==> run a <==
// ALU
module ALU(
input clk,
input [15:0]a,b,
input [3*8:0] op,
output  reg [31:0]out
    );
Settings: LEC_CHECK=0, ABC_AREA=1, CAP_MARGIN=0, CORE_ASPECT_RATIO=0.53, CORE_MARGIN=2, CORE_UTILIZATION=50, GPL_ROUTABILITY_DRIVEN=1, HOLD_SLACK_MARGIN=-0.08, PLACE_DENSITY_LB_ADDON=0.12, SETUP_SLACK_MARGIN=5.0, SLEW_MARGIN=20, TNS_END_PERCENT=65; clock period 16.9 ns.
run.sh (not shown) runs the stock make flow with config.mk's settings and CLKGATE_MAP_FILE=.
==> run b: changes against run a <==
CAP_MARGIN = 20   (was 0)
CORE_ASPECT_RATIO = unset   (was 0.53)
CORE_UTILIZATION = 66   (was 50)
GPL_ROUTABILITY_DRIVEN = unset   (was 1)
HOLD_SLACK_MARGIN = unset   (was -0.08)
PLACE_DENSITY_LB_ADDON = unset   (was 0.12)
SETUP_SLACK_MARGIN = unset   (was 5.0)
TNS_END_PERCENT = unset   (was 65)
==> flow/constraint.sdc (replaced) <==
create_clock -name core_clock -period 35.4 [get_ports {clk}]
set_input_delay 7.0800 -clock core_clock [delete_from_list [all_inputs] [get_ports {clk}]]
set_output_delay 7.0800 -clock core_clock [all_outputs]
set_load 0.01 [all_outputs]
==> run c: changes against run a <==
CORE_ASPECT_RATIO = 0.58   (was 0.53)
CORE_UTILIZATION = 58   (was 50)
HOLD_SLACK_MARGIN = unset   (was -0.08)
PLACE_DENSITY_LB_ADDON = unset   (was 0.12)
TNS_END_PERCENT = unset   (was 65)
==> flow/constraint.sdc (replaced) <==
create_clock -name core_clock -period 21.3 [get_ports {clk}]
set_input_delay 4.2600 -clock core_clock [delete_from_list [all_inputs] [get_ports {clk}]]
set_output_delay 4.2600 -clock core_clock [all_outputs]
set_load 0.01 [all_outputs]
==> run d: changes against run a <==
ABC_AREA = unset   (was 1)
CAP_MARGIN = 20   (was 0)
CORE_ASPECT_RATIO = unset   (was 0.53)
CORE_UTILIZATION = 27   (was 50)
GPL_ROUTABILITY_DRIVEN = unset   (was 1)
HOLD_SLACK_MARGIN = unset   (was -0.08)
PLACE_DENSITY_LB_ADDON = unset   (was 0.12)
SETUP_SLACK_MARGIN = unset   (was 5.0)
TNS_END_PERCENT = unset   (was 65)
==> flow/constraint.sdc (replaced) <==
create_clock -name core_clock -period 32.6 [get_ports {clk}]
set_input_delay 6.5200 -clock core_clock [delete_from_list [all_inputs] [get_ports {clk}]]
set_output_delay 6.5200 -clock core_clock [all_outputs]
set_load 0.01 [all_outputs]
==> results_slide.txt <==
Run Summary

Floorplanning
  – Initial Utilization: 0.667

Timing
  – Worst hold slack: 7.48 ns
  – Slew Limit Fails: 0

Routing
  – First-pass iteration count of the detailed router: 6
  – Final WL: 59400 microns

Global routing
  – GR Layer Usage met2: 0.644

Synth
  – Number of distinct library cells after synthesis: 67
  – Synth top area cells: ha_1, nand2_1, inv_1

Outcome
  – Status: timing/DRC/antenna clean

Cells and area
  – Area grow syn2layout: 7.75%

Hold path
  – Hold Path End: M.C[0]
The numbers above come from run b.

==> results_slide.txt <==
Run Summary

Synth
  – Mapped cell area: 0.0185 sq mm
  – Number of distinct library cells after synthesis: 67
  – Seq/Total Area, Yosys: 0.0347
  – Post-synth EDFFs: 0

Outcome
  – Error msg: [ERROR GRT-0232] Routing congestion too high. Check the congestion heatmap in the GUI.
  – Status: stopped before the end
  – Halt Stage: global routing (5_1_grt)

Placed design
  – Cells after DPL: 4164

Floorplanning
  – Initial Utilization: 0.593

Clock network
  – Resize count post-CTS: 463
The numbers above come from run c.

==> results_slide.txt <==
Run Summary

Outcome
  – Status: complete, but fails checks
  – Violated Checks: negative setup slack

Routing
  – Final WL: 100000 microns
  – First-pass iteration count of the detailed router: 13

Hold path
  – Hold Path End: M.C[0]

Floorplanning
  – Initial Utilization: 0.505

Global routing
  – GR Layer Usage met2: 0.636

Timing
  – # setup viols final: 19
  – Final worst-path setup slack: -5.41 ns
  – Worst hold slack: 3.66 ns

Synth
  – Number of distinct library cells after synthesis: 67

Cells and area
  – Area grow syn2layout: 68.3%
The numbers above come from run a.

==> results_slide.txt <==
Run Summary

Outcome
  – Status: timing/DRC/antenna clean

Synth
  – Number of distinct library cells after synthesis: 86

Routing
  – Final WL: 64300 microns

Global routing
  – GR Layer Usage met2: 0.289

Timing
  – Slew Limit Fails: 0

Floorplanning
  – Initial Utilization: 0.273

Cells and area
  – Area grow syn2layout: 11.2%
The numbers above come from run d.



==> job 9000: inputs <==
==> flow/design.v <==
`timescale 1ns / 1ps
module logical(
input [15:0] a,b,
input [3*8:0] sel,
output reg [15:0] x
    );
 always@(*)
begin
    case(sel)
    "~": 
            x=~a;
    "|": 
            x=a|b;
    "&": 
            x=a&b;
    "~&": 
            x=~(a&b);
    "~|": 
            x=~(a|b);
    "^": 
            x=a^b;
    "~^": 
            x=~(a^b);
    "<<": 
            x=a<<1;
    ">>": 
            x=a>>1;
    "asl": 
            x={a[14:0],1'b0};
    "asr": 
            x={a[15],a[15:1]};
    "rol": 
            x={a[14:0],a[15]};
    "ror": 
            x={a[0],a[15:1]};  
    "cmp": 
            if(a>b)
                x=1;
             else if(a<b)
                x=16'hffff;
             else
                x=0;  
     default:
            x=0;
     endcase
end
endmodule
`timescale 1ns / 1ps
module arithmetic(
input [15:0] A,
input [15:0] B,
input [8:0] sel,
output reg [15:0] Sum,
output reg Cout
    );
wire [15:0] B_comp;
twos_comp TC(B,B_comp);
reg [15:0] b;
wire [15:0] S1;
wire c1;
adder A1( A, b, S1, c1);
always @(*)
case(sel)
"+" : begin
        b = B;
        Sum = S1;
        Cout = c1;
      end
"-" : begin
        b = B_comp;
        Sum = S1;
        Cout = 0;
      end       
default : begin
        b = B;
        Sum = 0;
        Cout = 0;
        end       
endcase 
endmodule
module adder(
input [15:0] A,
input [15:0] B,
output [15:0] Sum,
output Cout
    );
wire [2:0] cout_cla;
wire Cin;
assign Cin = 0;
carry_look_ahead CLA1(A[3:0],B[3:0], Cin, cout_cla[0]);
carry_look_ahead CLA2(A[7:4],B[7:4], cout_cla[0], cout_cla[1]);
carry_look_ahead CLA3(A[11:8],B[11:8], cout_cla[1], cout_cla[2] );  
carry_look_ahead CLA4(A[15:12],B[15:12], cout_cla[2], Cout );
ripple_carry_adder RCA1(A[3:0], B[3:0], Cin, Sum[3:0]);
ripple_carry_adder RCA2(A[7:4], B[7:4],cout_cla[0], Sum[7:4]);
ripple_carry_adder RCA3(A[11:8], B[11:8], cout_cla[1], Sum[11:8]);
ripple_carry_adder RCA4(A[15:12], B[15:12], cout_cla[2], Sum[15:12]);  
endmodule
module full_adder(
input a, b, cin,
output sum, cout
);
    assign sum = a ^ b ^ cin;
    assign cout = (a & b) | (b & cin) | (cin & a);
endmodule
module ripple_carry_adder(
    input [3:0] a, b,
    input cin,
    output [3:0] sum
);
    wire [3:0] c;
    full_adder FA1(a[0], b[0], cin, sum[0], c[0]);
    full_adder FA2(a[1], b[1], c[0], sum[1], c[1]);
    full_adder FA3(a[2], b[2], c[1], sum[2], c[2]);
    full_adder FA4(a[3], b[3], c[2], sum[3], c[3]);
endmodule
module carry_look_ahead(
input [3:0]a,b,
input Cin,
output Cout1);
wire [3:0]p,g;
assign p = a^b;
assign g = a&b;
assign Cout1 =  g[3] | (p[3] & g[2]) | (p[3] & p[2] & g[1]) | (p[3] & p[2] & p[1] & g[0]) | (p[3] & p[2] & p[1] & p[0] & Cin);
endmodule
module twos_comp(
input [15:0]B,
output [15:0]B_comp
);
assign B_comp = ~B + 1'b1;
endmodule
`timescale 1ns / 1ps
module multiplier( input clk, input[15:0]A1, B1, output reg [31:0] C);
integer i;
reg [31:0]A2;
reg [15:0]B2;
always@(posedge clk )
begin
		C=0;
		A2[15:0]=A1;
		A2[31:16]=0;
		B2=B1;
        for (i=0;i<16;i=i+1)
        begin
			if(B1[i]==1'b0)
			begin
				C=C+0;
			end
			else
			begin
				C=C+(A1<<i);
			end
		end
end
endmodule
`timescale 1ns / 1ps
module ALU(
input clk,
input [15:0]a,b,
input [3*8:0] op,
output  reg [31:0]out
    );
wire [15:0]z1,z2;
wire [31:0]z3;
reg [15:0] a1, a2, a3, b1, b2, b3;
reg [1:0] sel;
wire Cout;
always @(*)
if(  op == "" || op == "~" || op == "|" || op == "&" || op == "~&" || op == "~|" ||
     op == "^" || op == "~^" || op == ">>" || op == "<<" || op == "asr" || 
     op == "asl" || op == "ror" || op == "rol" || op == "cmp" )
 sel = 2'b00;
else if(op == "+" || op == "-")
    sel = 2'b01;
else if( op == "*" )
    sel = 2'b10;
else
    sel = 2'b00;
logical L(a1, b1, op, z1);
arithmetic AA1( a2,b2,op,z2,Cout);
multiplier M( clk,a3, b3, z3);
always @(*)
case(sel)
2'b00 : begin
        a1 = a;
        a2 = 0;
        a3 = 0;
        b1 = b;
        b2 = 0;
        b3 = 0;
        out[15:0] = z1;
        out[31:16] = 0;
        end
2'b01  : begin
        a1 = 0;
        a2 = a;
        a3 = 0;
        b1 = 0;
        b2 = b;
        b3 = 0;
        out[15:0] = z2;
        out[16] = Cout;
        out[31:17] = 0;
        end     
default :  begin
        a1 = 0;
        a2 = 0;
        a3 = a;
        b1 = 0;
        b2 = 0;
        b3 = b;
       out = z3;
        end            
endcase
endmodule
==> flow/run.sh <==
#!/bin/bash
# the make line also repeats each setting of config.mk as NAME=value (left out here)
make -C /OpenROAD-flow-scripts/flow DESIGN_CONFIG=/design/flow/config.mk WORK_HOME=/design/flow/orfs CLKGATE_MAP_FILE= finish
==> flow/config.mk <==
export PLATFORM = sky130hd
export DESIGN_NAME = ALU
export DESIGN_NICKNAME = ALU
export VERILOG_FILES = /design/flow/design.v
export SDC_FILE = /design/flow/constraint.sdc
export NUM_CORES = 4
export LEC_CHECK = 0
export ABC_AREA = 1
export CAP_MARGIN = 0
export CORE_ASPECT_RATIO = 0.58
export CORE_MARGIN = 2
export CORE_UTILIZATION = 67
export CTS_CLUSTER_DIAMETER = 356
export GPL_ROUTABILITY_DRIVEN = 1
export SETUP_SLACK_MARGIN = 5.0
export SLEW_MARGIN = 20
==> flow/constraint.sdc <==
create_clock -name core_clock -period 18.4 [get_ports {clk}]
set_input_delay 3.6800 -clock core_clock [delete_from_list [all_inputs] [get_ports {clk}]]
set_output_delay 3.6800 -clock core_clock [all_outputs]
set_load 0.01 [all_outputs]
==> inputs of job 2261, as changes to job 9000 <==
ABC_AREA = not set   (was 1)
CAP_MARGIN = 20   (was 0)
CORE_ASPECT_RATIO = not set   (was 0.58)
CORE_UTILIZATION = 58   (was 67)
CTS_CLUSTER_DIAMETER = not set   (was 356)
GPL_ROUTABILITY_DRIVEN = not set   (was 1)
SETUP_SLACK_MARGIN = not set   (was 5.0)
TNS_END_PERCENT = 35   (was not set)
==> flow/constraint.sdc (replaced) <==
create_clock -name core_clock -period 22.8 [get_ports {clk}]
set_input_delay 4.5600 -clock core_clock [delete_from_list [all_inputs] [get_ports {clk}]]
set_output_delay 4.5600 -clock core_clock [all_outputs]
set_load 0.01 [all_outputs]
==> inputs of job 6662, as changes to job 9000 <==
CORE_UTILIZATION = 69   (was 67)
CTS_CLUSTER_DIAMETER = 226   (was 356)
CTS_CLUSTER_SIZE = 98   (was not set)
PLACE_DENSITY_LB_ADDON = 0.26   (was not set)
SETUP_SLACK_MARGIN = not set   (was 5.0)
TNS_END_PERCENT = 30   (was not set)
==> flow/constraint.sdc (replaced) <==
create_clock -name core_clock -period 33.2 [get_ports {clk}]
set_input_delay 6.6400 -clock core_clock [delete_from_list [all_inputs] [get_ports {clk}]]
set_output_delay 6.6400 -clock core_clock [all_outputs]
set_load 0.01 [all_outputs]
==> summary of the runs <==
Job 2261 aborted during global routing (5_1_grt). Job 9000 aborted during clock tree synthesis (4_1_cts) on DPL-0038. Job 6662 finished clean. Between job 2261 and job 6662, the lower synthesized area is in job 2261 (gap about 0.8%, measured against job 6662). The highest die area belongs to job 2261, the lowest to job 6662. Synthesized cell count is the same in job 6662 and job 9000.
